$ cat design/flow/config.mk
export PLATFORM = sky130hd
export DESIGN_NAME = MIPS
export DESIGN_NICKNAME = MIPS
export VERILOG_FILES = /design/flow/design.v
export SDC_FILE = /design/flow/constraint.sdc
export NUM_CORES = 4
export LEC_CHECK = 0
export CAP_MARGIN = 20
export CELL_PAD_IN_SITES_DETAIL_PLACEMENT = 2
export CORE_MARGIN = 2
export CORE_UTILIZATION = 40
export CTS_CLUSTER_DIAMETER = 391
export MAX_ROUTING_LAYER = met4
export SLEW_MARGIN = 20
$ cat design/flow/constraint.sdc
create_clock -name core_clock -period 12.0 [get_ports {clk}]
set_input_delay 2.4000 -clock core_clock [delete_from_list [all_inputs] [get_ports {clk}]]
set_output_delay 2.4000 -clock core_clock [all_outputs]
set_load 0.01 [all_outputs]
$ cat design/flow/design.v
`timescale 1ns / 1ps
module JC_block(
    input [15:0] jmp_address_pm,
    input [15:0] current_address,
    input [5:0] op,
    input [1:0] flag_ex,
    input interrupt,
    input clk,
    input reset,
    output [15:0] jmp_loc,
    output pc_mux_sel
    );
    wire JV;
    wire JNV;
    wire JZ;
    wire JNZ;
    wire JMP;
    wire RET;
    wire [1:0] flag_mux_1;
    wire [1:0] flag_mux_2;
    reg [1:0] flag_reg;
    wire [15:0] nxt_address;
    wire [15:0] current_address_mux;
    reg [15:0] current_address_reg;
    wire [15:0] jmp_address_mux;
    reg F1;
    reg F2;
    assign JV =  ~op[5] & op[4] & op[3] & op[2] & ~op[1] & ~op[0] ;  
    assign JNV = ~op[5] & op[4] & op[3] & op[2] & ~op[1] & op[0] ;  
    assign JZ =  ~op[5] & op[4] & op[3] & op[2] & op[1] & ~op[0] ;  
    assign JNZ = ~op[5] & op[4] & op[3] & op[2] & op[1] & op[0] ;  
    assign JMP = ~op[5] & op[4] & op[3] & ~op[2] & ~op[1] & ~op[0] ;
    assign RET = ~op[5] & op[4] & ~op[3] & ~op[2] & ~op[1] & ~op[0] ;
    assign flag_mux_1 = (F2) ? flag_ex : flag_reg ;
    assign flag_mux_2 = (RET) ? flag_reg : flag_ex ;
    assign nxt_address = current_address + 1;
    assign current_address_mux = (interrupt)? nxt_address : current_address_reg ;
    assign jmp_address_mux = (F1) ? 'hf0000 : jmp_address_pm;
    assign jmp_loc = (RET) ? current_address_reg : jmp_address_mux ;
    assign pc_mux_sel = ( JV & flag_mux_2[0] ) | ( ~flag_mux_2[0] & JNV ) | ( JZ & flag_mux_2[1] ) | ( ~flag_mux_2[1] & JNZ ) | JMP | RET | F1 ;
    always @(posedge clk ) begin
        if (reset) begin
            flag_reg <= flag_mux_1 ;
            current_address_reg <= current_address_mux ;
            F1 <= interrupt;
            F2 <= interrupt;  
        end
        else begin
            flag_reg <= 0 ;
            current_address_reg <= 0 ;
            F1 <= 0 ;
            F2 <= 0 ;
        end
    end
endmodule  
`timescale 1ns / 1ps
module stall_control_block(
    input [5:0] op,
    input clk,
    input reset,
    output stall,
    output reg stall_pm
    );
    wire HLT;
    wire ld;
    wire JUMP;
    reg ldD0;
    reg jumpD0;
    reg jumpD1;
    assign HLT = op[0] & (~op[1]) & (~op[2]) & (~op[3]) & op[4] & (~op[5]);
    assign ld  = (~op[0]) & (~op[1]) & op[2] & (~op[3]) & op[4] & (~op[5]) & (~ldD0);
    assign JUMP = op[2] & op[3] & op[4] & (~op[5]) &( ~jumpD1);
    assign stall = HLT | ld | JUMP;
    always @(posedge clk)
    begin
			if(reset)begin
					ldD0 <= ld;
					jumpD0 <= JUMP;
					jumpD1 <= jumpD0;
					stall_pm <= stall;
            end
			else begin
					ldD0 <= 0;
					jumpD0 <= 0;
					jumpD1 <= 0;
					stall_pm <= 0;
			end
     end
endmodule
`timescale 1ns / 1ps
module program_memory_block(
    output [31:0] ins,
    output [15:0] current_address,
    input [15:0] jmp_loc,
    input pc_mux_sel,
    input [31:0] pm_rdata,
    input stall,
    input stall_pm,
    input reset,
    input clk
    );
    wire [31:0] PM_out;
    wire [15:0] hold_address_tmp;
    wire [15:0] next_address_tmp;
    wire [31:0] ins_prv_tmp;
	wire [31:0] ins_pm;
    assign PM_out = pm_rdata;
    reg [15:0] hold_address;
    reg [15:0] next_address;
    wire [15:0] CAJ;
    wire [15:0] CAR; 
    reg [31:0] ins_prv;
    assign CAJ = (stall == 1'b0) ? next_address : hold_address;
    assign CAR = (pc_mux_sel == 1'b0) ? CAJ : jmp_loc;
    assign current_address  = (reset == 1'b0) ? 16'b0 : CAR;
    assign ins_pm = (stall_pm == 1'b0) ? PM_out : ins_prv;
    assign ins = (reset == 1'b0) ? 32'b0 : ins_pm;
    assign hold_address_tmp = (reset == 1'b0) ? 16'b0 : current_address;
    assign next_address_tmp = (reset == 1'b0) ? 16'b0 : current_address + 16'b0000000000000001;
    assign ins_prv_tmp = (reset == 1'b0) ? 32'b0 : ins;
    always @ (posedge clk) begin
    if(reset)
       begin
            hold_address <= hold_address_tmp;
            next_address <= next_address_tmp;
            ins_prv <= ins_prv_tmp;
       end
       else begin
            hold_address <= 0;
            next_address <= 0;
            ins_prv <= 0;
       end
    end
endmodule
`timescale 1ns / 1ps
module Register_Bank_Block(
     input [15:0] ans_ex,
    input [15:0] ans_dm,
    input [15:0] ans_wb,
    input [15:0] imm,
    input [4:0] RA,
    input [4:0] RB,
    input [4:0] RW_dm,
    input [1:0] mux_sel_A,
    input [1:0] mux_sel_B,
    input imm_sel,
    input clk,
    output [15:0] A,
    output [15:0] B
    );
reg [15:0] RegBank [31:0];
reg [15:0] AR;
reg [15:0] BR;
wire [15:0] BI;
always @(posedge clk)
begin  
        AR <= RegBank[RA];
        BR <= RegBank[RB];
        RegBank[RW_dm] <= ans_dm;
end
assign A = (mux_sel_A == 2'b00) ? AR :
    (mux_sel_A == 2'b01) ? ans_ex :
    (mux_sel_A == 2'b10) ? ans_dm :
    (mux_sel_A == 2'b11) ? ans_wb : 0 ;
assign BI = (mux_sel_B == 2'b00) ? BR :
    (mux_sel_B == 2'b01) ? ans_ex :
    (mux_sel_B == 2'b10) ? ans_dm :
    (mux_sel_B == 2'b11) ? ans_wb : 0 ;
assign B = (imm_sel == 1'b0) ? BI : imm ;
endmodule
`timescale 1ns / 1ps
module execution_block(input [15:0] A,
                       input [15:0] B,
                       input [15:0] data_in,
                       input [5:0] op_dec,
                       input clk,
                       input reset,
                       output reg [15:0] ans_ex,
                       output reg [15:0] DM_data,
                       output reg [15:0] data_out,
                       output [1:0] flag_ex);
    wire [15:0] ans_tmp;
    wire [15:0] data_out_buff;
    reg [1:0] flag_prv;
    assign {flag_ex[0], ans_tmp} = (op_dec == 6'b000000) ? A + B :   
                                   (op_dec == 6'b000001) ? A + (~B) + 1 :   
                                   (op_dec == 6'b000010) ? {1'b0, B} :   
                                   (op_dec == 6'b000100) ? {1'b0, A & B} :   
                                   (op_dec == 6'b000101) ? {1'b0, A | B} :   
                                   (op_dec == 6'b000110) ? {1'b0, A ^ B} :   
                                   (op_dec == 6'b000111) ? {1'b0, ~B} :   
                                   (op_dec == 6'b001000) ? A + B :   
                                   (op_dec == 6'b001001) ? A + (~B) + 1 :   
                                   (op_dec == 6'b001010) ? {1'b0, B} :   
                                   (op_dec == 6'b001100) ? {1'b0, A & B} :   
                                   (op_dec == 6'b001101) ? {1'b0, A | B} :   
                                   (op_dec == 6'b001110) ? {1'b0, A ^ B} :   
                                   (op_dec == 6'b001111) ? {1'b0, ~B} :   
                                   (op_dec == 6'b010000) ? {1'b0, ans_ex} :   
                                   (op_dec == 6'b010001) ? {1'b0, ans_ex} :   
                                   (op_dec == 6'b010100) ? {1'b0, A} :   
                                   (op_dec == 6'b010101) ? {1'b0, A} :   
                                   (op_dec == 6'b010110) ? {1'b0, data_in} :   
                                   (op_dec == 6'b010111) ? {1'b0, ans_ex} :   
                                   (op_dec == 6'b011000) ? {1'b0, ans_ex} :   
                                   (op_dec == 6'b011001) ? {1'b0, A << B} :   
                                   (op_dec == 6'b011010) ? {1'b0, A >> B} :   
                                   (op_dec == 6'b011011) ? {1'b0, $signed(A) >>> B} :   
                                   (op_dec == 6'b011100) ? {flag_prv[0], ans_ex} :   
                                   (op_dec == 6'b011101) ? {flag_prv[0], ans_ex} :   
                                   (op_dec == 6'b011110) ? {flag_prv[0], ans_ex} :   
                                   (op_dec == 6'b011111) ? {flag_prv[0], ans_ex} :   
                                   {1'b0, 16'b0};   
    assign data_out_buff = (op_dec == 6'b010111) ? A : 0;   
    assign flag_ex[1] = (op_dec >= 6'b011100) ? flag_prv[1]:
                        (op_dec >= 6'b010000 & op_dec != 6'b010111) ? 0:
                         (ans_ex == 0) ? 1'b1 : 0;
    always @(posedge clk) begin
        if (reset) begin
            ans_ex <= ans_tmp;
            data_out <= data_out_buff;
            DM_data <= B;
            flag_prv <= flag_ex;
        end
        else begin
            ans_ex <= 0;
            data_out <= 0;
            DM_data <= 0;
            flag_prv <= 0;
        end
    end
endmodule  
`timescale 1ns / 1ps
module Data_Memory_Block(
    input [15:0] ans_ex,
    input [15:0] DM_data,
    input mem_rw_ex,
    input mem_en_ex,
    input mem_mux_sel_dm,
    input reset,
    input clk,
    output dm_en,
    output dm_we,
    output [15:0] dm_addr,
    output [15:0] dm_wdata,
    input [15:0] dm_rdata,
    output [15:0] ans_dm
    );
reg [15:0] Ex_out;
wire [15:0] DM_out;
assign dm_en = mem_en_ex;
assign dm_we = mem_rw_ex;
assign dm_addr = ans_ex;
assign dm_wdata = DM_data;
assign DM_out = dm_rdata;
always @(posedge clk)
begin
    if(reset)
       begin
            Ex_out <= ans_ex;
       end
       else begin
            Ex_out <= 0;
       end
end
assign ans_dm = (mem_mux_sel_dm == 1'b0)? Ex_out : DM_out;
endmodule
`timescale 1ns / 1ps
module dc_block(
input [31:0]ins,
input clk,
input reset,
output reg [15:0] imm,
output reg[5:0]op_dec,
output [4:0] RW_dm,
output [1:0] mux_sel_A,
output [1:0] mux_sel_B,
output reg imm_sel,
output reg mem_en_ex,
output reg mem_rw_ex,
output reg mem_mux_sel_dm
    );
wire JMP,Cond_J,LD_fb,Imm,ld,ST;
reg ld_dff,st_dff,lower_dff;
assign JMP = (~ins[31] && ins[30] && ins[29] && ~ins[28] && ~ins[27] && ~ins[26]);
assign Cond_J = (~ins[31] && ins[30] && ins[29] && ins[28]);
assign LD_fb = (~ins[31] && ins[30] && ~ins[29] && ins[28] && ~ins[27] && ~ins[26] && ~ld_dff);
assign Imm = (~ins[31] && ~ins[30] && ins[29]);
assign ld = (~ins[31] && ins[30] && ~ins[29] && ins[28] && ~ins[27] && ~ins[26]);
assign ST = (~ins[31] && ins[30] && ~ins[29] && ins[28] && ~ins[27] && ins[26]);
wire [5:0]op_dec_tmp;
wire [14:0]extendand;
wire [14:0]extend;
assign op_dec_tmp = (reset==0?5'b0:ins[31:26]);
wire JCnor,ld_fb_dff_tmp;
reg ld_fb_dff;
assign JCnor = ~(JMP || Cond_J || ld_dff);
assign ld_fb_dff_tmp  = (reset==0?0:ld_fb_dff);
assign extend = (JCnor==0?15'b0:15'b111111111111111);
assign extendand[0] = (extend[0] && ins[11]);    
assign extendand[1] = (extend[1] && ins[12]); 
assign extendand[2] = (extend[2] && ins[13]); 
assign extendand[3] = (extend[3] && ins[14]); 
assign extendand[4] = (extend[4] && ins[15]); 
assign extendand[5] = (extend[5] && ins[16]); 
assign extendand[6] = (extend[6] && ins[17]); 
assign extendand[7] = (extend[7] && ins[18]); 
assign extendand[8] = (extend[8] && ins[19]); 
assign extendand[9] = (extend[9] && ins[20]); 
assign extendand[10] = (extend[10] && ins[21]); 
assign extendand[11] = (extend[11] && ins[22]); 
assign extendand[12] = (extend[12] && ins[23]); 
assign extendand[13] = (extend[13] && ins[24]); 
assign extendand[14] = (extend[14] && ins[25]); 
wire ldand,ld_dff_tmp,st_dff_tmp,lower_dff_tmp;
assign ldand = (ld && ~ld_dff);
assign ld_dff_tmp = (reset==0?0:ldand);
assign st_dff_tmp = (reset==0?0:ST);
assign lower_dff_tmp = (reset==0?0:ins[26]);
wire loweror,lowerand,ldff1_tmp,ldff2_tmp,ldff3_tmp,ldff4_tmp;
reg ldff_2;
assign loweror = (ld_dff || st_dff);
assign lowerand = (loweror && ~lower_dff);
assign ldff1_tmp = (reset==0?0:lower_dff);
assign ldff2_tmp = (reset==0?0:lowerand);
assign ldff3_tmp = (reset==0?0:loweror);
assign ldff4_tmp = (reset==0?0:ldff_2);
wire immdff_tmp;
assign immdff_tmp = (reset==0?0:Imm);
wire [15:0]immreg_tmp;
assign immreg_tmp = (reset==0?0:ins[15:0]);
reg [4:0]r1,r2,r3,r4,r5,r6;
wire [4:0]r1_tmp,r2_tmp,r3_tmp,r4_tmp,r5_tmp,r6_tmp;
assign r1_tmp = (reset==0?0:extendand[9:5]);
assign r2_tmp = (reset==0?0:extendand[14:10]);
assign r3_tmp = (reset==0?0:r2);
assign r4_tmp = (reset==0?0:r3);
assign r5_tmp = (reset==0?0:r4);
assign r6_tmp = (reset==0?0:extendand[4:0]);
assign RW_dm = r4;
wire comp1,comp2,comp3,comp4,comp5,comp6;
wire a1,a2,a3,a4;
assign comp1 = (r1==r3?1:0);
assign comp2 = (r1==r4?1:0);
assign comp3 = (r5==r1?1:0);
assign comp4 = (r3==r6?1:0);
assign comp5 = (r6==r4?1:0);
assign comp6 = (r5==r6?1:0);
assign a1 = (~comp1 && comp2);
assign a2 = (~comp1 && ~comp2 && comp3);
assign a3 = (~comp4 && comp5);
assign a4 = (~comp4 && ~comp5 && comp6);
wire [1:0]enc1,enc2;
assign enc1 = ((1 && (comp1==0) && (a1==0) && (a2==0))==1?2'b00:
                ((1 && (comp1==1) && (a1==0) && (a2==0))==1?2'b01:
					 ( (1 && (comp1==0 || comp1==1) && (a1==1) && (a2==0))==1?2'b10:2'b11)));
assign enc2 = ((1 && (comp4==0) && (a3==0) && (a4==0))==1?2'b00:
                ((1 && (comp4==1) && (a3==0) && (a4==0))==1?2'b01:
					 ( (1 && (comp4==0 || comp4==1) && (a3==1) && (a4==0))==1?2'b10:2'b11)));
assign mux_sel_A = enc1;
assign mux_sel_B = enc2;
always @(posedge clk)
begin
op_dec <= op_dec_tmp;
ld_fb_dff <= ld_fb_dff_tmp;
ld_dff <= ld_dff_tmp;
st_dff <= st_dff_tmp;
lower_dff <= lower_dff_tmp;
mem_rw_ex <= ldff1_tmp;
ldff_2 <= ldff2_tmp;
mem_mux_sel_dm <= ldff4_tmp;
mem_en_ex <= ldff3_tmp;
imm_sel <= immdff_tmp;
imm <= immreg_tmp;
r1 <= r1_tmp;
r2 <= r2_tmp;
r3 <= r3_tmp;
r4 <= r4_tmp;
r5 <= r5_tmp;
r6 <= r6_tmp;
end
endmodule
`timescale 1ns / 1ps
module write_back_block(
    input [15:0] ans_dm,
    input clk,
    input reset,
    output reg [15:0] ans_wb
    );
    always @(posedge clk)
    begin
       if(reset)
       begin
            ans_wb  <= ans_dm;
       end
       else begin
            ans_wb <= 0;
       end
    end
endmodule
`timescale 1ns / 1ps
module MIPS(
    input [15:0] data_in,
    input clk,
    input interrupt,
    input reset,
    output [15:0] data_out,
    output [15:0] pm_addr,
    input [31:0] pm_rdata,
    output dm_en,
    output dm_we,
    output [15:0] dm_addr,
    output [15:0] dm_wdata,
    input [15:0] dm_rdata
    );
wire [31:0] ins;
wire [15:0] A;
wire [15:0] B;
wire [15:0] Current_Address;
wire [15:0] ans_ex;
wire [15:0] ans_dm;
wire [15:0] ans_wb;
wire [1:0] mux_sel_A;
wire [1:0] mux_sel_B;
wire imm_sel;
assign pm_addr = Current_Address;
wire stall,stall_pm,pc_mux_sel;
wire [15:0] jmp_loc;
wire [1:0] flag_ex;
wire [15:0] DM_data;
wire [15:0] imm;
wire [5:0] op_dec;
wire [4:0] RW_dm;
wire mem_en_ex,mem_rw_ex,mem_mux_sel_dm;
JC_block jc(
    .jmp_address_pm(ins[14:0]),
    .current_address(Current_Address),
    .op(ins[31:26]),
    .flag_ex(flag_ex),
    .interrupt(interrupt),
    .clk(clk),
    .reset(reset),
    .jmp_loc(jmp_loc),
    .pc_mux_sel(pc_mux_sel)
    );
stall_control_block sc(
    .op(ins[31:26]),
    .clk(clk),
    .reset(reset),
    .stall(stall),
    .stall_pm(stall_pm)
    );
program_memory_block pm(
    .ins(ins),
    .current_address(Current_Address),
    .jmp_loc(jmp_loc),
    .pc_mux_sel(pc_mux_sel),
    .pm_rdata(pm_rdata),
    .stall(stall),
    .stall_pm(stall_pm),
    .reset(reset),
    .clk(clk)
    );
Register_Bank_Block reg_bank(
    .ans_ex(ans_ex),
    .ans_dm(ans_dm),
    .ans_wb(ans_wb),
    .imm(imm),
    .RA(ins[20:16]),
    .RB(ins[15:11]),
    .RW_dm(RW_dm),
    .mux_sel_A(mux_sel_A),
    .mux_sel_B(mux_sel_B),
    .imm_sel(imm_sel),
    .clk(clk),
    .A(A),
    .B(B)
    );
execution_block ex(
		.A(A),
		.B(B),
      .data_in(data_in),
      .op_dec(op_dec),
      .clk(clk),
      .reset(reset),
      .ans_ex(ans_ex),
      .DM_data(DM_data),
      .data_out(data_out),
      .flag_ex(flag_ex)
		);
Data_Memory_Block dm(
	 .ans_ex(ans_ex),
    .DM_data(DM_data),
    .mem_rw_ex(mem_rw_ex),
    .mem_en_ex(mem_en_ex),
    .mem_mux_sel_dm(mem_mux_sel_dm),
    .reset(reset),
    .clk(clk),
    .dm_en(dm_en),
    .dm_we(dm_we),
    .dm_addr(dm_addr),
    .dm_wdata(dm_wdata),
    .dm_rdata(dm_rdata),
    .ans_dm(ans_dm)
    );
dc_block dc(
	 .ins(ins),
    .clk(clk),
	 .reset(reset),
    .imm(imm),
    .op_dec(op_dec),
    .RW_dm(RW_dm),
    .mux_sel_A(mux_sel_A),
    .mux_sel_B(mux_sel_B),
    .imm_sel(imm_sel),
    .mem_en_ex(mem_en_ex),
    .mem_rw_ex(mem_rw_ex),
    .mem_mux_sel_dm(mem_mux_sel_dm)
    );
write_back_block wb(
    .ans_dm(ans_dm),
    .clk(clk),
    .reset(reset),
    .ans_wb(ans_wb)
    );
endmodule
$ cat design/flow/run.sh
#!/bin/bash
# the make line also repeats each setting of config.mk as NAME=value (left out here)
make -C /OpenROAD-flow-scripts/flow DESIGN_CONFIG=/design/flow/config.mk WORK_HOME=/design/flow/orfs CLKGATE_MAP_FILE= finish
==> results.sh, run 1 <==
# implementation run metrics
export IMPL_powerDensity_nw_per_um2=181
export IMPL_clock_power_share=0.354
export IMPL_drt_iter0_markers=5291
export IMPL_pwr_share_seq=0.359
export IMPL_post_cts_setup_buffers=0
export IMPL_post_route_period_util=0.983
export IMPL_logic_family="simple AND/OR/NAND/NOR gates"
export IMPL_fin_crit_ps=11800
export IMPL_clockRootBuffer="clkbuf_16"
export IMPL_grtUsageTotal=0.438
export IMPL_crit_fanout=35
export IMPL_synth_async_sr_flop_share=0
export IMPL_min_path_cells=1
export IMPL_ctsResizeCount=0
export IMPL_r2r_slack_ps=2540
export IMPL_io_pins=133
export IMPL_wire_per_inst_um=41.0
export IMPL_detail_route_antenna_nets=0
export IMPL_avgSynthCellArea_um2=10.1
export IMPL_wl_mm=224
export IMPL_worstPathRequired_ps=9600
export IMPL_leakagePower_nw=16.9
export IMPL_io_buffers=132
export IMPL_crit_slowest_cell="mux2_2"
export IMPL_die_area_um2=104000
export IMPL_dr_pass1_iters=8
export IMPL_ys_dominant_reg_cell="edfxtp_1"
export IMPL_finalSetupViolCount=0
export IMPL_seq_power_mw=3.02
export IMPL_numClockSinks=749
export IMPL_irDropWorstVdd_mv=0.125
export IMPL_power_frac_comb=0.287
export IMPL_r2r_cells=25
export IMPL_crit_arrival_ps=9400
export IMPL_nNetsFinal=4188
export IMPL_antenna_found_initial=24
export IMPL_synth_top_cell_area_share=0.380
export IMPL_hold_start="sc.ldD0$_SDFF_PN0_"
export IMPL_place_area_um2=43400
export IMPL_ys_sh_aoi=0.139
export IMPL_vias=39500
export IMPL_gp_congestion=1.12
export IMPL_fin_worst_skew_ps=53.9
export IMPL_rsz0062_at_grt="no"
export IMPL_placed_cells=5278
export IMPL_ys_chip_area_um2=40500
export IMPL_syn_nets=4135
export IMPL_cap_violations=0
export IMPL_synth_edff_count=512
export IMPL_cp_depth=22
export IMPL_synth_dominant_cell_count="nand2_1"
export IMPL_core_area_um2=100000
export IMPL_hold_violations=0
export IMPL_synth_adder_area_share=0.0161
export IMPL_drc=0
export IMPL_grt_pass1_vias=41600
export IMPL_path_cells="clkdlybuf4s50_1 -> mux2_2 -> or3_1 -> a21oi_1 -> o31a_1 -> clkinv_2 -> ha_1 -> inv_1 -> fa_1 -> o21bai_1 -> a21oi_2 -> o21ai_1 -> a21oi_4 -> a31oi_1 -> or3_1 -> a221o_1 -> a41oi_2 -> o21a_4 -> buf_4 -> mux2i_1 -> inv_1 -> clkdlybuf4s50_1"
export IMPL_initial_core_util=0.404
export IMPL_crit_path_start_kind="primary input"
export IMPL_die_h_um=322
export IMPL_status="timing/DRC/antenna clean"
export IMPL_syn_to_final_growth_pct=15.1
export IMPL_clk_path_buf_depth=3
export IMPL_synth_area_um2=40500
export IMPL_area_leaders="edfxtp_1 38%, dfxtp_1 12%, nand2_1 7.6%"
export IMPL_place_hpwl_mm=135
export IMPL_slowest_delay_ps=620
export IMPL_grt_overflow_total=0
export IMPL_clk_pin_slew_worst_paths_ps=70
export IMPL_ys_seq_frac=0.497
export IMPL_ctsHoldBuffers=0
export IMPL_fp_dieW_um=322
export IMPL_htree_levels=3
export IMPL_rr_endpoint="jc.current_address_reg[14]$_SDFFE_PN0P_"
export IMPL_crit_path_end="pm_addr[14]"
export IMPL_cts_inserted_buffers=87
export IMPL_synth_cell_type_count=98
export IMPL_largest_area_cell="edfxtp_1"
export IMPL_rows=116
export IMPL_hold_path_class="reg -> reg"
export IMPL_fin_cells=5461
export IMPL_clock_power_mw=2.98
export IMPL_mux_share=0.107
export IMPL_worst_pin_slew_ps=1270
export IMPL_whs_ps=421
export IMPL_ys_cells=4017
export IMPL_grt_pass1_wl_mm=317
export IMPL_p_int_mw=5.33
export IMPL_common_cells="818 x nand2_1, 512 x edfxtp_1, 263 x nor2_1, 259 x nand3_1, 237 x dfxtp_1"
export IMPL_stdcell_area_um2=46600
export IMPL_worstSetupPathType="in -> out"
export IMPL_switchingPower_mw=3.09
export IMPL_setup_tns_final_ps=0
export IMPL_via_per_inst=7.24
export IMPL_simple_gate_area_frac=0.187
export IMPL_cp_top_family="AND-OR/OR-AND gates"
export IMPL_xor_area_frac=0.0152
export IMPL_powerComb_mw=2.42
export IMPL_warnings=66
export IMPL_holdPathEnd="sc.ldD0$_SDFF_PN0_"
export IMPL_startpoint="dm_rdata[0]"
export IMPL_power_leader="sequential cells"
export IMPL_report_final_slew_viol_count=0
export IMPL_cts_tree="yes"
export IMPL_reg2reg_from="dc.r4[2]$_SDFF_PN0_"
export IMPL_clkLatencyLatePin_ps=730
export IMPL_critPathBufInv=6
export IMPL_ys_ff=749
export IMPL_grt_max_degree=158
export IMPL_yosys_warnings=9
export IMPL_sw_frac_of_total=0.367
export IMPL_synthCells=4017
export IMPL_cp_end_kind="primary output"
export IMPL_timing_fmax_mhz=84.8
export IMPL_max_slew_margin=0.147
export IMPL_final_util=0.465
layout make-up:
cell class              count  area [um2]
multi-input cells        2874       18900
well taps                1298        1620
repair buffers            268        2390
fillers                 10200       53600
diodes                     21        52.6
clock inverters            39         584
inverters                  90         364
clock buffers             122        2490
flip-flops and latches    749       20100
routing by layer:
| metal | GRT usage | share of wire |
|---|---|---|
| met1 | 0.478 | 0.34 |
| met2 | 0.667 | 0.45 |
| met3 | 0.126 | 0.11 |
| met4 | 0.355 | 0.10 |
| met5 | - | 0 |
stage by stage:
step           setup WS (ps)  power [mW]
5_1_grt                 12.9        8.57
4_1_cts                  439        8.27
3_5_place_dp             511        5.26
3_3_place_gp             730        5.18
2_1_floorplan           2300        4.34
6_report                 204        8.42
==> run 2: changes to the inputs <==
- CAP_MARGIN: 20 -> 40
- CELL_PAD_IN_SITES_DETAIL_PLACEMENT: 2 -> 1
- CELL_PAD_IN_SITES_GLOBAL_PLACEMENT: default -> 2
- CORE_ASPECT_RATIO: default -> 1.71
- CORE_MARGIN: 2 -> 10
- CORE_UTILIZATION: 40 -> 23
- CTS_CLUSTER_DIAMETER: 391 -> 205
- GPL_ROUTABILITY_DRIVEN: default -> 1
- GPL_TIMING_DRIVEN: default -> 1
- MAX_ROUTING_LAYER: met4 -> default
- SETUP_SLACK_MARGIN: default -> -0.53
- clock period: 12.0 -> 11.7 ns (I/O delays scaled with it)
==> run 2 against run 1 <==
  * Clock power is 13% lower
  * Clock-buffer cell count shrank 29
  * Non-clock buffer count rose by 73
  * Total power down 3.7%
  * Critical path type unchanged
  * Cell count rose by 20%
  * Die size increased by 87%
  * Critical path depth fell by 2
  * Cell area is 2.9% higher
  * Combinational power increased by 2%
  * Highest routed layer is now met5
  * Setup slack better by 210 ps
==> results.sh, run 2 <==
# implementation run metrics
export IMPL_slowest_delay_ps=680
export IMPL_simple_gate_area_frac=0.187
export IMPL_io_pins=133
export IMPL_gp_congestion=0.995
export IMPL_r2r_cells=28
export IMPL_ys_chip_area_um2=40500
export IMPL_grtUsageTotal=0.210
export IMPL_hold_start="sc.ldD0$_SDFF_PN0_"
export IMPL_finalSetupViolCount=0
export IMPL_crit_path_end="pm_addr[1]"
export IMPL_initial_core_util=0.231
export IMPL_hold_violations=0
export IMPL_max_slew_margin=0.327
export IMPL_post_route_period_util=0.965
export IMPL_ys_sh_aoi=0.139
export IMPL_whs_ps=419
export IMPL_fp_dieW_um=341
export IMPL_warnings=61
export IMPL_numClockSinks=749
export IMPL_grt_pass1_vias=36900
export IMPL_synthCells=4017
export IMPL_clock_power_share=0.318
export IMPL_final_util=0.274
export IMPL_r2r_slack_ps=2840
export IMPL_crit_slowest_cell="clkdlybuf4s50_1"
export IMPL_hold_path_class="reg -> reg"
export IMPL_drt_iter0_markers=2400
export IMPL_clockRootBuffer="clkbuf_16"
export IMPL_grt_max_degree=114
export IMPL_synth_async_sr_flop_share=0
export IMPL_syn_to_final_growth_pct=18.5
export IMPL_grt_pass1_wl_mm=292
export IMPL_seq_power_mw=3.07
export IMPL_layout_setup_ws_ps=411
export IMPL_synth_adder_area_share=0.0161
export IMPL_crit_path_start_kind="primary input"
export IMPL_finalPower_mw=8.11
export IMPL_wire_per_inst_um=32.2
export IMPL_via_per_inst=5.36
export IMPL_detail_route_antenna_nets=0
export IMPL_ys_dominant_reg_cell="edfxtp_1"
export IMPL_clk_path_buf_depth=3
export IMPL_reg2reg_from="dc.r4[3]$_SDFF_PN0_"
export IMPL_area_leaders="edfxtp_1 38%, dfxtp_1 12%, nand2_1 7.6%"
export IMPL_die_h_um=568
export IMPL_stdcell_area_um2=47900
export IMPL_synth_dominant_cell_count="nand2_1"
export IMPL_clkLatencyLatePin_ps=660
export IMPL_avgSynthCellArea_um2=10.1
export IMPL_drc=0
export IMPL_ys_seq_frac=0.497
export IMPL_place_area_um2=45300
export IMPL_p_int_mw=5.21
export IMPL_switchingPower_mw=2.91
export IMPL_largest_area_cell="edfxtp_1"
export IMPL_wl_mm=210
export IMPL_htree_levels=3
export IMPL_worstSetupPathType="in -> out"
export IMPL_rsz0062_at_grt="no"
export IMPL_synth_cell_type_count=98
export IMPL_powerComb_mw=2.46
export IMPL_fin_worst_skew_ps=25.6
export IMPL_cp_common_cell="clkdlybuf4s50_1"
export IMPL_setup_tns_final_ps=0
export IMPL_nNetsFinal=4248
export IMPL_fillers=19900
export IMPL_fin_cells=6527
export IMPL_rows=201
export IMPL_post_cts_setup_buffers=0
export IMPL_ctsHoldBuffers=0
export IMPL_mux_share=0.107
export IMPL_dr_pass1_iters=5
export IMPL_crit_arrival_ps=8950
export IMPL_synth_area_um2=40500
export IMPL_power_frac_comb=0.304
export IMPL_antenna_found_initial=12
export IMPL_powerDensity_nw_per_um2=169
export IMPL_power_leader="sequential cells"
export IMPL_cp_end_kind="primary output"
export IMPL_timing_fmax_mhz=88.6
export IMPL_synth_top_cell_area_share=0.380
export IMPL_min_path_cells=1
export IMPL_ys_ff=749
export IMPL_status="timing/DRC/antenna clean"
export IMPL_pwr_share_seq=0.379
export IMPL_worst_pin_slew_ps=1010
export IMPL_sw_frac_of_total=0.358
export IMPL_startpoint="dm_rdata[5]"
export IMPL_cp_depth=20
export IMPL_xor_area_frac=0.0152
export IMPL_grt_overflow_total=0
export IMPL_syn_nets=4135
export IMPL_cts_tree="yes"
export IMPL_crit_fanout=36
export IMPL_io_buffers=132
export IMPL_logic_area_um2=19000
export IMPL_clock_power_mw=2.58
export IMPL_leakagePower_nw=17.0
export IMPL_irDropWorstVdd_mv=0.0915
export IMPL_synth_edff_count=512
export IMPL_place_ws_ps=609
export IMPL_yosys_warnings=9
export IMPL_logic_family="simple AND/OR/NAND/NOR gates"
export IMPL_clk_pin_slew_worst_paths_ps=60
export IMPL_fin_crit_ps=11290
export IMPL_ff_latch_area_um2=20100
export IMPL_placed_cells=6383
export IMPL_holdPathEnd="sc.ldD0$_SDFF_PN0_"
export IMPL_ys_cells=4017
export IMPL_cap_violations=0
export IMPL_path_cells="clkdlybuf4s50_1 -> mux2_2 -> a22o_1 -> mux2i_1 -> a31o_2 -> inv_1 -> ha_1 -> a21o_1 -> nor2_1 -> o21ai_1 -> a21oi_2 -> buf_4 -> a31oi_1 -> or3_1 -> a221o_1 -> a41oi_2 -> o21a_4 -> nor2b_1 -> a211oi_1 -> clkdlybuf4s50_1"
export IMPL_place_hpwl_mm=149
export IMPL_report_final_slew_viol_count=0
export IMPL_vias=35000
export IMPL_core_area_um2=175000
export IMPL_rr_endpoint="jc.current_address_reg[12]$_SDFFE_PN0P_"
export IMPL_ctsResizeCount=0
export IMPL_cp_top_family="AND-OR/OR-AND gates"
export IMPL_worstPathRequired_ps=9360
export IMPL_cts_inserted_buffers=75
export IMPL_common_cells="818 x nand2_1, 512 x edfxtp_1, 263 x nor2_1, 259 x nand3_1, 237 x dfxtp_1"
export IMPL_die_area_um2=194000
export IMPL_critPathBufInv=4
## run 2: area by class of cell
type                            instances  area share
Inverter                               90     0.00757
Antenna cell                            5    0.000261
Clock buffer                           93      0.0425
Timing Repair Buffer                  341      0.0632
Tap cell                             2334      0.0609
Multi-Input combinational cell       2873       0.395
Clock inverter                         42      0.0106
Sequential cell                       749       0.420
## run 2: per-layer routing
layer | global-route usage | vias to the layer above | wire length, um
li1 | - | 15100 | -
met1 | 0.206 | 17900 | 71000
met3 | 0.0274 | 618 | 9260
met2 | 0.393 | 1311 | 111000
met5 | 0 | - | 27
met4 | 0.164 | 4 | 19100
==> run 3: changes to the inputs <==
- CELL_PAD_IN_SITES_DETAIL_PLACEMENT: 1 -> 0
- CELL_PAD_IN_SITES_GLOBAL_PLACEMENT: 2 -> 1
- CORE_ASPECT_RATIO: 1.71 -> default
- CORE_MARGIN: 10 -> 2
- CORE_UTILIZATION: 23 -> 40
- GPL_ROUTABILITY_DRIVEN: 1 -> 0
- PLACE_DENSITY: default -> 0.92
- SETUP_SLACK_MARGIN: -0.53 -> 1.9
- SLEW_MARGIN: 20 -> 40
- clock period: 11.7 -> 6.41 ns (I/O delays scaled with it)
==> run 3 against run 2 <==
  * Core utilization grew 24 points
  * Now fails the layout checks on setup timing
  * Cell count shrank 11%
  * Non-clock buffer count grew 293
  * Cell area grew 6.9%
  * Sequential share of layout area shrank 2.6 points
  * Critical path type is now reg -> out
  * Clock skew is essentially flat
  * First-iteration DRC count grew to 2.9 times the previous value
  * Clock-buffer cell count grew 11
  * Clock power grew 79%
  * Synthesized cell count is the same
  * Combinational power grew 130%
  * Critical path depth grew 5
==> results.sh, run 3 <==
# implementation run metrics
export IMPL_r2r_cells=45
export IMPL_die_area_um2=104000
export IMPL_cp_depth=25
export IMPL_violations="setup timing"
export IMPL_dr_pass1_iters=14
export IMPL_report_final_slew_viol_count=0
export IMPL_antenna_found_initial=18
export IMPL_crit_path_start_kind="flip-flop"
export IMPL_grt_pass1_wl_mm=230
export IMPL_switchingPower_mw=5.57
export IMPL_clk_pin_slew_worst_paths_ps=70
export IMPL_hold_path_class="reg -> reg"
export IMPL_largest_area_cell="edfxtp_1"
export IMPL_pwr_share_seq=0.353
export IMPL_startpoint="dc.r4[1]$_SDFF_PN0_"
export IMPL_warnings=67
export IMPL_core_area_um2=100000
export IMPL_crit_fanout=8
export IMPL_fillers=8437
export IMPL_syn_to_final_growth_pct=26.7
export IMPL_syn_nets=4135
export IMPL_synth_top_cell_area_share=0.380
export IMPL_simple_gate_area_frac=0.187
export IMPL_clkLatencyLatePin_ps=670
export IMPL_grt_overflow_total=0
export IMPL_final_util=0.512
export IMPL_ys_chip_area_um2=40500
export IMPL_seq_power_mw=5.60
export IMPL_clock_power_share=0.291
export IMPL_p_int_mw=10.3
export IMPL_wl_mm=163
export IMPL_die_h_um=322
export IMPL_fin_worst_skew_ps=25.7
export IMPL_crit_slowest_cell="a221o_1"
export IMPL_area_leaders="edfxtp_1 38%, dfxtp_1 12%, nand2_1 7.6%"
export IMPL_crit_arrival_ps=5840
export IMPL_avgSynthCellArea_um2=10.1
export IMPL_yosys_warnings=9
export IMPL_ys_sh_aoi=0.139
export IMPL_fin_crit_ps=7130
export IMPL_worst_pin_slew_ps=933
export IMPL_layout_setup_ws_ps=-715
export IMPL_synth_async_sr_flop_share=0
export IMPL_finalSetupViolCount=28
export IMPL_synthCells=4017
export IMPL_rr_endpoint="jc.current_address_reg[9]$_SDFFE_PN0P_"
export IMPL_synth_dominant_cell_count="nand2_1"
export IMPL_mux_share=0.107
export IMPL_clockRootBuffer="clkbuf_16"
export IMPL_worstSetupPathType="reg -> out"
export IMPL_max_slew_margin=0.378
export IMPL_synth_cell_type_count=98
export IMPL_leakagePower_nw=19.2
export IMPL_crit_path_end="pm_addr[0]"
export IMPL_post_route_period_util=1.11
export IMPL_reg2reg_from="dc.r4[1]$_SDFF_PN0_"
export IMPL_rows=116
export IMPL_cp_end_kind="primary output"
export IMPL_io_buffers=132
export IMPL_initial_core_util=0.404
export IMPL_grt_pass1_vias=35700
export IMPL_power_frac_comb=0.356
export IMPL_hold_start="sc.ldD0$_SDFF_PN0_"
export IMPL_synth_adder_area_share=0.0161
export IMPL_htree_levels=3
export IMPL_ys_cells=4017
export IMPL_r2r_slack_ps=-500
export IMPL_io_pins=133
export IMPL_timing_fmax_mhz=140
export IMPL_via_per_inst=6.59
export IMPL_xor_area_frac=0.0152
export IMPL_cap_violations=0
export IMPL_wire_per_inst_um=28.0
export IMPL_common_cells="818 x nand2_1, 512 x edfxtp_1, 263 x nor2_1, 259 x nand3_1, 237 x dfxtp_1"
export IMPL_drt_iter0_markers=7046
export IMPL_ys_dominant_reg_cell="edfxtp_1"
export IMPL_drc=0
export IMPL_critPathBufInv=7
export IMPL_vias=38300
export IMPL_power_leader="combinational cells"
export IMPL_clk_path_buf_depth=3
export IMPL_worstPathRequired_ps=5130
export IMPL_stdcell_area_um2=51300
export IMPL_grt_max_degree=185
export IMPL_hold_violations=0
export IMPL_status="finished with violations"
export IMPL_finalPower_mw=15.9
export IMPL_synth_area_um2=40500
export IMPL_powerComb_mw=5.64
export IMPL_min_path_cells=1
export IMPL_sw_frac_of_total=0.351
export IMPL_synth_edff_count=512
export IMPL_logic_family="simple AND/OR/NAND/NOR gates"
export IMPL_slowest_delay_ps=420
export IMPL_place_hpwl_mm=100
export IMPL_grtUsageTotal=0.296
export IMPL_place_area_um2=45400
export IMPL_rsz0062_at_grt="yes"
export IMPL_cts_tree="yes"
export IMPL_clock_power_mw=4.62
export IMPL_holdPathEnd="sc.ldD0$_SDFF_PN0_"
export IMPL_cp_top_family="AND-OR/OR-AND gates"
export IMPL_irDropWorstVdd_mv=0.189
export IMPL_detail_route_antenna_nets=0
export IMPL_nNetsFinal=4550
export IMPL_cts_inserted_buffers=80
export IMPL_ys_ff=749
export IMPL_ys_seq_frac=0.497
export IMPL_fp_dieW_um=322
export IMPL_numClockSinks=749
export IMPL_powerDensity_nw_per_um2=309
run 3: area by class of cell:
| type | instances | area (um2) | area share |
|---|---|---|---|
| Antenna cell | 8 | 20.0 | 0.000391 |
| Sequential cell | 749 | 20200 | 0.393 |
| Timing Repair Buffer | 634 | 5690 | 0.111 |
| Multi-Input combinational cell | 2877 | 20800 | 0.406 |
| Clock buffer | 104 | 2140 | 0.0418 |
| Tap cell | 1298 | 1620 | 0.0317 |
| Inverter | 90 | 380 | 0.00742 |
| Clock inverter | 44 | 437 | 0.00852 |
run 3: per-stage QoR:
step / TNS, ps / cells / worst slack (ps) / hold WS [ps]
2_1_floorplan: -10770 / 4017 / -830 / 393
3_3_place_gp: -30720 / 5506 / -1270 / 405
3_5_place_dp: -35080 / 5506 / -1360 / 406
4_1_cts: -8810 / 5728 / -595 / 412
5_1_grt: -16460 / 5802 / -852 / 427
6_report: -12290 / 5804 / -715 / 413
run 3: timing repair:
action                     4_1_cts  5_1_grt
setup endpoints to repair       78       82
buffers inserted                69       66
gates resized                  239      272
pin swaps                       97      110
cloned                           5        1
hold buffers                     0        0
run 3: routing by layer:
layer / part of all wire / vias up / global-route usage
met5: 0.00063 / - / 0.000473
li1: - / 15800 / -
met2: 0.43 / 3395 / 0.444
met4: 0.081 / 14 / 0.182
met1: 0.34 / 18200 / 0.363
met3: 0.15 / 930 / 0.105
==> run 4: changes to the inputs <==
- CAP_MARGIN: 40 -> 20
- CELL_PAD_IN_SITES_DETAIL_PLACEMENT: 0 -> default
- CELL_PAD_IN_SITES_GLOBAL_PLACEMENT: 1 -> default
- CORE_UTILIZATION: 40 -> 65
- CTS_CLUSTER_DIAMETER: 205 -> default
- CTS_CLUSTER_SIZE: default -> 54
- GPL_ROUTABILITY_DRIVEN: 0 -> default
- GPL_TIMING_DRIVEN: 1 -> default
- PLACE_DENSITY: 0.92 -> 0.6
- SETUP_SLACK_MARGIN: 1.9 -> 1.77
- SLEW_MARGIN: 40 -> 20
- clock period: 6.41 -> 6.37 ns (I/O delays scaled with it)
==> run 4 against run 3 <==
  * The run now fails in global routing
  * Die size is 38% lower
  * Area after synthesis stayed put
  * Synthesized cell count stayed put
==> results.sh, run 4 <==
# source this file to load flow results
export IMPL_status="aborted with a tool error"
export IMPL_haltStage="global routing"
export IMPL_error="[ERROR GRT-0232] Routing congestion too high. Check the congestion heatmap in the GUI."
export IMPL_ys_seq_frac=0.497
export IMPL_io_buffers=132
export IMPL_die_h_um=253
export IMPL_synth_top_cell_area_share=0.380
export IMPL_ctsHoldBuffers=0
export IMPL_synth_edff_count=512
export IMPL_area_leaders="edfxtp_1 38%, dfxtp_1 12%, nand2_1 7.6%"
export IMPL_rows=91
export IMPL_largest_area_cell="edfxtp_1"
export IMPL_synth_dominant_cell_count="nand2_1"
export IMPL_xor_area_frac=0.0152
export IMPL_ys_sh_aoi=0.139
export IMPL_placed_cells=5102
export IMPL_ys_dominant_reg_cell="edfxtp_1"
export IMPL_gp_congestion=1.14
export IMPL_synth_cell_type_count=98
export IMPL_synthCells=4017
export IMPL_core_area_um2=61600
export IMPL_initial_core_util=0.657
export IMPL_place_ws_ps=-1370
export IMPL_fp_dieW_um=253
export IMPL_avgSynthCellArea_um2=10.1
export IMPL_syn_nets=4135
export IMPL_grt_overflow_total=124
export IMPL_synth_area_um2=40500
export IMPL_yosys_warnings=9
export IMPL_io_pins=133
export IMPL_mux_share=0.107
export IMPL_synth_async_sr_flop_share=0
export IMPL_htree_levels=3
export IMPL_ys_cells=4017
export IMPL_logic_family="simple AND/OR/NAND/NOR gates"
export IMPL_clk_path_buf_depth=3
export IMPL_die_area_um2=64200
export IMPL_ys_ff=749
export IMPL_cts_inserted_buffers=78
export IMPL_numClockSinks=749
export IMPL_clockRootBuffer="clkbuf_16"
export IMPL_place_area_um2=45100
export IMPL_synth_adder_area_share=0.0161
export IMPL_grtUsageTotal=0.732
export IMPL_common_cells="818 x nand2_1, 512 x edfxtp_1, 263 x nor2_1, 259 x nand3_1, 237 x dfxtp_1"
export IMPL_ys_chip_area_um2=40500
export IMPL_place_hpwl_mm=117
export IMPL_simple_gate_area_frac=0.187
run 4: timing repair:
action                     4_1_cts
cloned                           5
hold endpoints to repair         0
pin swaps                       83
setup endpoints to repair       77
buffers inserted                65
gates resized                  320
run 4: metal layers:
metal | overflow | global-route usage
met5 | 0 | 0.247
met4 | 52 | 0.713
met3 | 5 | 0.559
met2 | 67 | 0.894
met1 | 0 | 0.758
==> run 5: changes to the inputs <==
- CAP_MARGIN: 20 -> 40
- CELL_PAD_IN_SITES_DETAIL_PLACEMENT: default -> 0
- CELL_PAD_IN_SITES_GLOBAL_PLACEMENT: default -> 1
- CORE_UTILIZATION: 65 -> 41
- CTS_CLUSTER_DIAMETER: default -> 205
- CTS_CLUSTER_SIZE: 54 -> default
- GPL_ROUTABILITY_DRIVEN: default -> 0
- GPL_TIMING_DRIVEN: default -> 1
- PLACE_DENSITY: 0.6 -> 0.92
- SETUP_SLACK_MARGIN: 1.77 -> default
- SLEW_MARGIN: 20 -> 40
- clock period: 6.37 -> 8.21 ns (I/O delays scaled with it)
==> run 5 against run 4 <==
  * The layout now fails its checks (setup timing)
  * Synthesized cell count is the same
  * Area after synthesis is the same
  * Die size grew 58%
==> results.sh, run 5 <==
# implementation run metrics
export IMPL_status="finished with violations"
export IMPL_violations="setup timing"
export IMPL_crit_fanout=4
export IMPL_largest_area_cell="edfxtp_1"
export IMPL_clock_power_mw=3.75
export IMPL_xor_area_frac=0.0152
export IMPL_drt_iter0_markers=5911
export IMPL_drc=0
export IMPL_slowest_delay_ps=530
export IMPL_powerComb_mw=3.43
export IMPL_io_buffers=132
export IMPL_ys_chip_area_um2=40500
export IMPL_synth_adder_area_share=0.0161
export IMPL_synth_cell_type_count=98
export IMPL_logic_family="simple AND/OR/NAND/NOR gates"
export IMPL_synth_dominant_cell_count="nand2_1"
export IMPL_r2r_cells=29
export IMPL_clock_power_share=0.325
export IMPL_grt_pass1_vias=34200
export IMPL_detail_route_antenna_nets=0
export IMPL_fin_cells=5577
export IMPL_synth_top_cell_area_share=0.380
export IMPL_power_leader="sequential cells"
export IMPL_holdPathEnd="sc.ldD0$_SDFF_PN0_"
export IMPL_fp_dieW_um=318
export IMPL_crit_arrival_ps=6590
export IMPL_ys_seq_frac=0.497
export IMPL_simple_gate_area_frac=0.187
export IMPL_irDropWorstVdd_mv=0.166
export IMPL_nNetsFinal=4336
export IMPL_htree_levels=3
export IMPL_common_cells="818 x nand2_1, 512 x edfxtp_1, 263 x nor2_1, 259 x nand3_1, 237 x dfxtp_1"
export IMPL_startpoint="dm_rdata[8]"
export IMPL_final_util=0.484
export IMPL_fin_worst_skew_ps=96.2
export IMPL_cp_top_family="AND-OR/OR-AND gates"
export IMPL_wire_per_inst_um=26.4
export IMPL_cp_end_kind="primary output"
export IMPL_hold_violations=0
export IMPL_fin_crit_ps=8230
export IMPL_antenna_found_initial=9
export IMPL_crit_slowest_cell="clkdlybuf4s50_1"
export IMPL_ys_cells=4017
export IMPL_die_h_um=318
export IMPL_finalPower_mw=11.5
export IMPL_clkLatencyLatePin_ps=720
export IMPL_placed_cells=5384
export IMPL_post_route_period_util=1.00
export IMPL_report_final_slew_viol_count=0
export IMPL_hold_path_class="reg -> reg"
export IMPL_cts_tree="yes"
export IMPL_area_leaders="edfxtp_1 38%, dfxtp_1 12%, nand2_1 7.6%"
export IMPL_grt_max_degree=160
export IMPL_mux_share=0.107
export IMPL_worstSetupPathType="in -> out"
export IMPL_pwr_share_seq=0.379
export IMPL_via_per_inst=6.44
export IMPL_synth_edff_count=512
export IMPL_grtUsageTotal=0.282
export IMPL_r2r_slack_ps=690
export IMPL_numClockSinks=749
export IMPL_ctsHoldBuffers=0
export IMPL_path_cells="clkdlybuf4s50_1 -> mux2_2 -> a221oi_2 -> a2bb2oi_2 -> o21ai_1 -> ha_1 -> or3_1 -> o21ai_1 -> a21oi_1 -> a21oi_2 -> a31oi_2 -> or3_1 -> a221o_1 -> a41oi_4 -> o21a_4 -> buf_4 -> buf_4 -> a32o_1 -> clkdlybuf4s50_1"
export IMPL_worst_pin_slew_ps=980
export IMPL_ys_ff=749
export IMPL_avgSynthCellArea_um2=10.1
export IMPL_yosys_warnings=9
export IMPL_crit_path_start_kind="primary input"
export IMPL_min_path_cells=1
export IMPL_finalSetupViolCount=1
export IMPL_place_hpwl_mm=95.8
export IMPL_reg2reg_from="dc.r4[2]$_SDFF_PN0_"
export IMPL_core_area_um2=98100
export IMPL_io_pins=133
export IMPL_timing_fmax_mhz=121
export IMPL_worstPathRequired_ps=6570
export IMPL_synth_async_sr_flop_share=0
export IMPL_max_slew_margin=0.344
export IMPL_clk_path_buf_depth=3
export IMPL_clk_pin_slew_worst_paths_ps=50
export IMPL_grt_overflow_total=0
export IMPL_seq_power_mw=4.37
export IMPL_rr_endpoint="jc.current_address_reg[12]$_SDFFE_PN0P_"
export IMPL_crit_path_end="pm_addr[15]"
export IMPL_synthCells=4017
export IMPL_ys_sh_aoi=0.139
export IMPL_cap_violations=0
export IMPL_hold_start="sc.ldD0$_SDFF_PN0_"
export IMPL_initial_core_util=0.412
export IMPL_rsz0062_at_grt="yes"
export IMPL_place_ws_ps=-337
export IMPL_leakagePower_nw=17.6
export IMPL_synth_area_um2=40500
export IMPL_switchingPower_mw=3.89
export IMPL_power_frac_comb=0.297
export IMPL_clockRootBuffer="clkbuf_16"
export IMPL_rows=115
export IMPL_ys_dominant_reg_cell="edfxtp_1"
export IMPL_layout_setup_ws_ps=-22.8
export IMPL_cts_inserted_buffers=82
export IMPL_vias=35900
export IMPL_critPathBufInv=4
export IMPL_grt_pass1_wl_mm=217
export IMPL_dr_pass1_iters=14
export IMPL_syn_to_final_growth_pct=17.3
export IMPL_p_int_mw=7.66
export IMPL_sw_frac_of_total=0.337
export IMPL_warnings=66
export IMPL_wl_mm=147
export IMPL_syn_nets=4135
export IMPL_powerDensity_nw_per_um2=243
export IMPL_cp_depth=19
export IMPL_setup_tns_final_ps=-22.8
export IMPL_die_area_um2=101000
## run 5: stage by stage
step           hold slack, ps  area [um2]
2_1_floorplan             393       40500
3_3_place_gp              409       44300
3_5_place_dp              402       44300
4_1_cts                   416       47300
5_1_grt                   432       47500
6_report                  422       47500
## run 5: layer usage
| metal | part of all wire | track usage | routed length, um |
|---|---|---|---|
| met4 | 0.082 | 0.187 | 12000 |
| met3 | 0.14 | 0.0857 | 20000 |
| met1 | 0.34 | 0.342 | 50400 |
| met5 | 0.000088 | 0 | 13 |
| met2 | 0.44 | 0.433 | 64600 |
## run 5: area by class of cell
class	count	area (um2)
Clock buffer	114	2280
Sequential cell	749	20100
Antenna cell	8	20.0
Clock inverter	34	467
Timing Repair Buffer	420	3560
Inverter	90	377
Multi-Input combinational cell	2875	19000
Fill cell	8757	50700
Tap cell	1287	1610
## run 5: timing repair
action | 4_1_cts | 5_1_grt
buffers inserted | 30 | 5
gates resized | 21 | 21
gates cloned | 2 | 0
endpoints found under the setup margin | 16 | 16
pin swaps | 4 | 2
==> run 6: changes to the inputs <==
- CAP_MARGIN: 40 -> 5
- CELL_PAD_IN_SITES_DETAIL_PLACEMENT: 0 -> 2
- CELL_PAD_IN_SITES_GLOBAL_PLACEMENT: 1 -> default
- CORE_UTILIZATION: 41 -> 40
- CTS_CLUSTER_DIAMETER: 205 -> default
- HOLD_SLACK_MARGIN: default -> 0.26
- PLACE_DENSITY: 0.92 -> 0.37
- SETUP_SLACK_MARGIN: default -> 1.17
- SLEW_MARGIN: 40 -> 25
- TNS_END_PERCENT: default -> 15
- clock period: 8.21 -> 7.82 ns (I/O delays scaled with it)
==> run 6 against run 5 <==
  * The run now finishes clean
  * Non-clock buffer count rose by 84
  * Wire length rose by 33%
  * Sequential power rose by 5.5%
  * Sequential cell count did not move
  * Hold slack got worse by 4.5 ps
  * Register-to-register slack got worse by 20 ps
  * Largest cell class unchanged
  * Highest routed layer unchanged
==> results.sh, run 6 <==
# implementation run metrics
export IMPL_status="timing/DRC/antenna clean"
export IMPL_drc=0
export IMPL_clk_pin_slew_worst_paths_ps=60
export IMPL_worstPathRequired_ps=6260
export IMPL_grtUsageTotal=0.371
export IMPL_hold_path_class="reg -> reg"
export IMPL_die_h_um=322
export IMPL_leakagePower_nw=18.2
export IMPL_ys_dominant_reg_cell="edfxtp_1"
export IMPL_clkLatencyLatePin_ps=690
export IMPL_wl_mm=196
export IMPL_crit_fanout=9
export IMPL_dr_pass1_iters=5
export IMPL_clock_power_share=0.320
export IMPL_simple_gate_area_frac=0.187
export IMPL_report_final_slew_viol_count=0
export IMPL_worstSetupPathType="reg -> out"
export IMPL_warnings=63
export IMPL_xor_area_frac=0.0152
export IMPL_switchingPower_mw=4.69
export IMPL_ys_sh_aoi=0.139
export IMPL_ctsHoldBuffers=0
export IMPL_avgSynthCellArea_um2=10.1
export IMPL_synth_edff_count=512
export IMPL_crit_path_start_kind="flip-flop"
export IMPL_core_area_um2=100000
export IMPL_reg2reg_from="dc.r4[1]$_SDFF_PN0_"
export IMPL_detail_route_antenna_nets=0
export IMPL_numClockSinks=749
export IMPL_initial_core_util=0.404
export IMPL_sw_frac_of_total=0.359
export IMPL_seq_power_mw=4.61
export IMPL_whs_ps=418
export IMPL_cap_violations=0
export IMPL_via_per_inst=6.56
export IMPL_synth_dominant_cell_count="nand2_1"
export IMPL_rows=116
export IMPL_antenna_found_initial=10
export IMPL_fin_worst_skew_ps=31.4
export IMPL_synth_async_sr_flop_share=0
export IMPL_vias=37300
export IMPL_crit_slowest_cell="a221o_2"
export IMPL_cp_end_kind="primary output"
export IMPL_worst_pin_slew_ps=1070
export IMPL_fin_crit_ps=7710
export IMPL_finalPower_mw=13.1
export IMPL_crit_arrival_ps=6150
export IMPL_drt_iter0_markers=3932
export IMPL_io_pins=133
export IMPL_power_leader="sequential cells"
export IMPL_ys_cells=4017
export IMPL_ys_chip_area_um2=40500
export IMPL_nNetsFinal=4426
export IMPL_holdPathEnd="sc.ldD0$_SDFF_PN0_"
export IMPL_yosys_warnings=9
export IMPL_ys_seq_frac=0.497
export IMPL_hold_start="sc.ldD0$_SDFF_PN0_"
export IMPL_post_route_period_util=0.986
export IMPL_htree_levels=3
export IMPL_clk_path_buf_depth=3
export IMPL_cts_tree="yes"
export IMPL_p_int_mw=8.38
export IMPL_r2r_cells=30
export IMPL_syn_nets=4135
export IMPL_clock_power_mw=4.18
export IMPL_critPathBufInv=5
export IMPL_startpoint="dc.r4[1]$_SDFF_PN0_"
export IMPL_synth_area_um2=40500
export IMPL_finalSetupViolCount=0
export IMPL_grt_pass1_vias=40200
export IMPL_grt_pass1_wl_mm=282
export IMPL_place_hpwl_mm=130
export IMPL_r2r_slack_ps=670
export IMPL_io_buffers=132
export IMPL_syn_to_final_growth_pct=21.4
export IMPL_hold_violations=0
export IMPL_min_path_cells=1
export IMPL_timing_fmax_mhz=130
export IMPL_largest_area_cell="edfxtp_1"
export IMPL_slowest_delay_ps=440
export IMPL_irDropWorstVdd_mv=0.195
export IMPL_grt_overflow_total=0
export IMPL_die_area_um2=104000
export IMPL_synthCells=4017
export IMPL_crit_path_end="pm_addr[0]"
export IMPL_cp_top_family="AND-OR/OR-AND gates"
export IMPL_path_cells="xnor2_1 -> nand3_2 -> nor2_4 -> or3_1 -> buf_4 -> mux2i_1 -> inv_1 -> ha_2 -> or3_4 -> o21ai_2 -> a21oi_2 -> a21oi_2 -> buf_6 -> a31oi_4 -> or3_1 -> a221o_2 -> a41oi_4 -> o21a_4 -> buf_4 -> a211oi_1 -> a21oi_1 -> and2_4 -> buf_6"
export IMPL_grt_max_degree=97
export IMPL_powerDensity_nw_per_um2=266
export IMPL_synth_cell_type_count=98
export IMPL_mux_share=0.107
export IMPL_synth_top_cell_area_share=0.380
export IMPL_ys_ff=749
export IMPL_max_slew_margin=0.285
export IMPL_rr_endpoint="jc.current_address_reg[12]$_SDFFE_PN0P_"
export IMPL_clockRootBuffer="clkbuf_16"
export IMPL_cp_depth=23
export IMPL_power_frac_comb=0.328
export IMPL_cts_inserted_buffers=88
export IMPL_pwr_share_seq=0.352
export IMPL_fin_cells=5683
export IMPL_rsz0062_at_grt="yes"
export IMPL_wire_per_inst_um=34.5
export IMPL_synth_adder_area_share=0.0161
export IMPL_area_leaders="edfxtp_1 38%, dfxtp_1 12%, nand2_1 7.6%"
export IMPL_common_cells="818 x nand2_1, 512 x edfxtp_1, 263 x nor2_1, 259 x nand3_1, 237 x dfxtp_1"
export IMPL_powerComb_mw=4.28
export IMPL_placed_cells=5442
export IMPL_fp_dieW_um=322
export IMPL_logic_family="simple AND/OR/NAND/NOR gates"
-- run 6: per-stage QoR --
step	setup TNS (ps)	setup slack, ps	util	instance area [um2]
6_report	0	107	0.490	49100
5_1_grt	0	24.8	0.490	49100
4_1_cts	0	180	0.484	48500
3_5_place_dp	-8060	-590	0.448	44800
3_3_place_gp	-5940	-470	0.448	44800
2_1_floorplan	0	296	-	40500
-- run 6: timing repair --
action / 4_1_cts / 5_1_grt
setup buffers: 46 / 25
cloned: 2 / 0
endpoints found under the setup margin: 26 / 28
gates resized: 149 / 80
pin swaps: 46 / 44
hold endpoints to repair: 0 / 0
-- run 6: layout make-up --
class	instances	area, um2
fillers	10200	51000
flip-flops and latches	749	20100
multi-input cells	2875	19800
repair buffers	504	4250
clock buffers	115	2420
well taps	1298	1620
clock inverters	47	470
inverters	90	378
diodes	5	12.5
-- run 6: layer usage --
layer	share of wire	global-route usage	wire length (um)	up-vias
met2	0.47	0.614	92900	1899
met1	0.38	0.443	75000	19100
li1	-	-	-	15500
met5	0.00023	0	46	-
met3	0.066	0.0678	13000	746
met4	0.077	0.239	15000	6
==> run 7: changes to the inputs <==
- CAP_MARGIN: 5 -> 20
- CELL_PAD_IN_SITES_DETAIL_PLACEMENT: 2 -> default
- GPL_ROUTABILITY_DRIVEN: 0 -> default
- GPL_TIMING_DRIVEN: 1 -> default
- HOLD_SLACK_MARGIN: 0.26 -> default
- PLACE_DENSITY: 0.37 -> 0.6
- SETUP_SLACK_MARGIN: 1.17 -> default
- SLEW_MARGIN: 25 -> 20
- TNS_END_PERCENT: 15 -> default
- clock period: 7.82 -> 12.0 ns (I/O delays scaled with it)
==> run 7 against run 6 <==
  * Wire length shrank 15%
  * Cell area fell by 6.0%
  * Hold slack got worse by 0.85 ps
  * Critical endpoint is now pm_addr[1]
  * Clock skew decreased by 7.0 ps
  * Cell count decreased by 4.5%
  * Sequential power down 35%
  * Total power down 41%
  * Combinational power is 47% lower
==> results.sh, run 7 <==
# implementation run metrics
export IMPL_hold_path_class="reg -> reg"
export IMPL_cap_violations=0
export IMPL_io_pins=133
export IMPL_powerDensity_nw_per_um2=168
export IMPL_grt_max_degree=149
export IMPL_numClockSinks=749
export IMPL_report_final_slew_viol_count=0
export IMPL_startpoint="dm_rdata[0]"
export IMPL_initial_core_util=0.404
export IMPL_reg2reg_from="dc.r4[4]$_SDFF_PN0_"
export IMPL_largest_area_cell="edfxtp_1"
export IMPL_min_path_cells=1
export IMPL_grt_pass1_wl_mm=238
export IMPL_post_cts_setup_buffers=0
export IMPL_path_cells="clkdlybuf4s50_1 -> mux2_2 -> or3_1 -> a21oi_1 -> o31a_1 -> clkinv_2 -> ha_1 -> inv_1 -> fa_1 -> o21bai_1 -> a21oi_2 -> o21ai_1 -> a21oi_2 -> a31oi_1 -> or3_1 -> a221o_1 -> a41oi_2 -> o21a_4 -> nor2b_1 -> a211oi_1 -> clkdlybuf4s50_1"
export IMPL_worstPathRequired_ps=9600
export IMPL_clock_power_mw=2.53
export IMPL_hold_violations=0
export IMPL_crit_path_end="pm_addr[1]"
export IMPL_synth_async_sr_flop_share=0
export IMPL_xor_area_frac=0.0152
export IMPL_synth_dominant_cell_count="nand2_1"
export IMPL_clk_pin_slew_worst_paths_ps=60
export IMPL_ctsHoldBuffers=0
export IMPL_cp_top_family="AND-OR/OR-AND gates"
export IMPL_synth_cell_type_count=98
export IMPL_ys_chip_area_um2=40500
export IMPL_ys_sh_aoi=0.139
export IMPL_mux_share=0.107
export IMPL_rsz0062_at_grt="no"
export IMPL_cts_inserted_buffers=82
export IMPL_holdPathEnd="sc.ldD0$_SDFF_PN0_"
export IMPL_logic_family="simple AND/OR/NAND/NOR gates"
export IMPL_wire_per_inst_um=30.8
export IMPL_crit_slowest_cell="clkdlybuf4s50_1"
export IMPL_ys_cells=4017
export IMPL_clkLatencyLatePin_ps=680
export IMPL_p_int_mw=5.06
export IMPL_grt_overflow_total=0
export IMPL_seq_power_mw=2.99
export IMPL_r2r_cells=27
export IMPL_pwr_share_seq=0.385
export IMPL_clk_path_buf_depth=3
export IMPL_busiest_layer="met2"
export IMPL_yosys_warnings=9
export IMPL_clockRootBuffer="clkbuf_16"
export IMPL_cp_depth=21
export IMPL_synth_top_cell_area_share=0.380
export IMPL_io_buffers=132
export IMPL_area_leaders="edfxtp_1 38%, dfxtp_1 12%, nand2_1 7.6%"
export IMPL_slowest_delay_ps=640
export IMPL_setup_tns_final_ps=0
export IMPL_hold_start="sc.ldD0$_SDFF_PN0_"
export IMPL_met1_usage=0.395
export IMPL_gp_congestion=1.02
export IMPL_max_slew_margin=0.141
export IMPL_synth_area_um2=40500
export IMPL_crit_path_start_kind="primary input"
export IMPL_rows=116
export IMPL_cts_tree="yes"
export IMPL_finalSetupViolCount=0
export IMPL_htree_levels=3
export IMPL_core_area_um2=100000
export IMPL_status="timing/DRC/antenna clean"
export IMPL_cp_end_kind="primary output"
export IMPL_ys_ff=749
export IMPL_place_hpwl_mm=112
export IMPL_die_h_um=322
export IMPL_antenna_found_initial=6
export IMPL_simple_gate_area_frac=0.187
export IMPL_fin_crit_ps=11360
export IMPL_leakagePower_nw=16.7
export IMPL_whs_ps=417
export IMPL_grtUsageTotal=0.317
export IMPL_synthCells=4017
export IMPL_use_met3=0.0617
export IMPL_ys_seq_frac=0.497
export IMPL_detail_route_antenna_nets=0
export IMPL_syn_to_final_growth_pct=14.0
export IMPL_drt_iter0_markers=4540
export IMPL_final_util=0.461
export IMPL_worst_pin_slew_ps=1280
export IMPL_vias=34600
export IMPL_irDropWorstVdd_mv=0.104
export IMPL_synth_edff_count=512
export IMPL_nNetsFinal=4182
export IMPL_fin_worst_skew_ps=24.4
export IMPL_crit_fanout=35
export IMPL_timing_fmax_mhz=88.0
export IMPL_r2r_slack_ps=3060
export IMPL_rr_endpoint="jc.current_address_reg[14]$_SDFFE_PN0P_"
export IMPL_ctsResizeCount=0
export IMPL_grt_pass1_vias=33200
export IMPL_die_area_um2=104000
export IMPL_syn_nets=4135
export IMPL_avgSynthCellArea_um2=10.1
export IMPL_wl_mm=167
export IMPL_common_cells="818 x nand2_1, 512 x edfxtp_1, 263 x nor2_1, 259 x nand3_1, 237 x dfxtp_1"
export IMPL_power_frac_comb=0.289
export IMPL_sw_frac_of_total=0.349
export IMPL_ys_dominant_reg_cell="edfxtp_1"
export IMPL_fp_dieW_um=322
export IMPL_power_leader="sequential cells"
export IMPL_via_per_inst=6.37
export IMPL_switchingPower_mw=2.71
export IMPL_critPathBufInv=4
export IMPL_grtUsageMet2=0.507
export IMPL_drc=0
export IMPL_synth_adder_area_share=0.0161
export IMPL_post_route_period_util=0.947
export IMPL_fillers=9423
export IMPL_crit_arrival_ps=8960
export IMPL_warnings=64
export IMPL_clock_power_share=0.325
export IMPL_powerComb_mw=2.25
export IMPL_worstSetupPathType="in -> out"
export IMPL_dr_pass1_iters=8
==> run 7: per-layer routing <==
metal / up-vias / part of all wire / wire length [um]
met3: 471 / 0.086 / 14300
met4: 6 / 0.071 / 11900
met5: - / 0.00020 / 34
li1: 15000 / - / -
met2: 1985 / 0.46 / 76800
met1: 17100 / 0.38 / 64000
==> run 7: through the flow <==
| stage | setup slack (ps) | power (mW) | cells | area (um2) |
|---|---|---|---|---|
| after floorplan | 2300 | 4.34 | 4017 | 40500 |
| after global placement | 907 | 5.24 | 5276 | 43400 |
| after detailed placement | 818 | 5.21 | 5276 | 43400 |
| after CTS | 783 | 7.72 | 5426 | 46100 |
| after global routing | 441 | 8.01 | 5429 | 46100 |
| final | 637 | 7.77 | 5429 | 46100 |
==> run 7: final cells by class <==
class,instances,area [um2],share of cell area
Timing Repair Buffer,268,2420,0.0524
Inverter,90,364,0.00789
Sequential cell,749,20100,0.436
Tap cell,1298,1620,0.0352
Clock inverter,32,325,0.00705
Multi-Input combinational cell,2873,18900,0.411
Antenna cell,1,2.50,0.0000542
Clock buffer,118,2340,0.0507
Power and IR drop assume default switching activity.
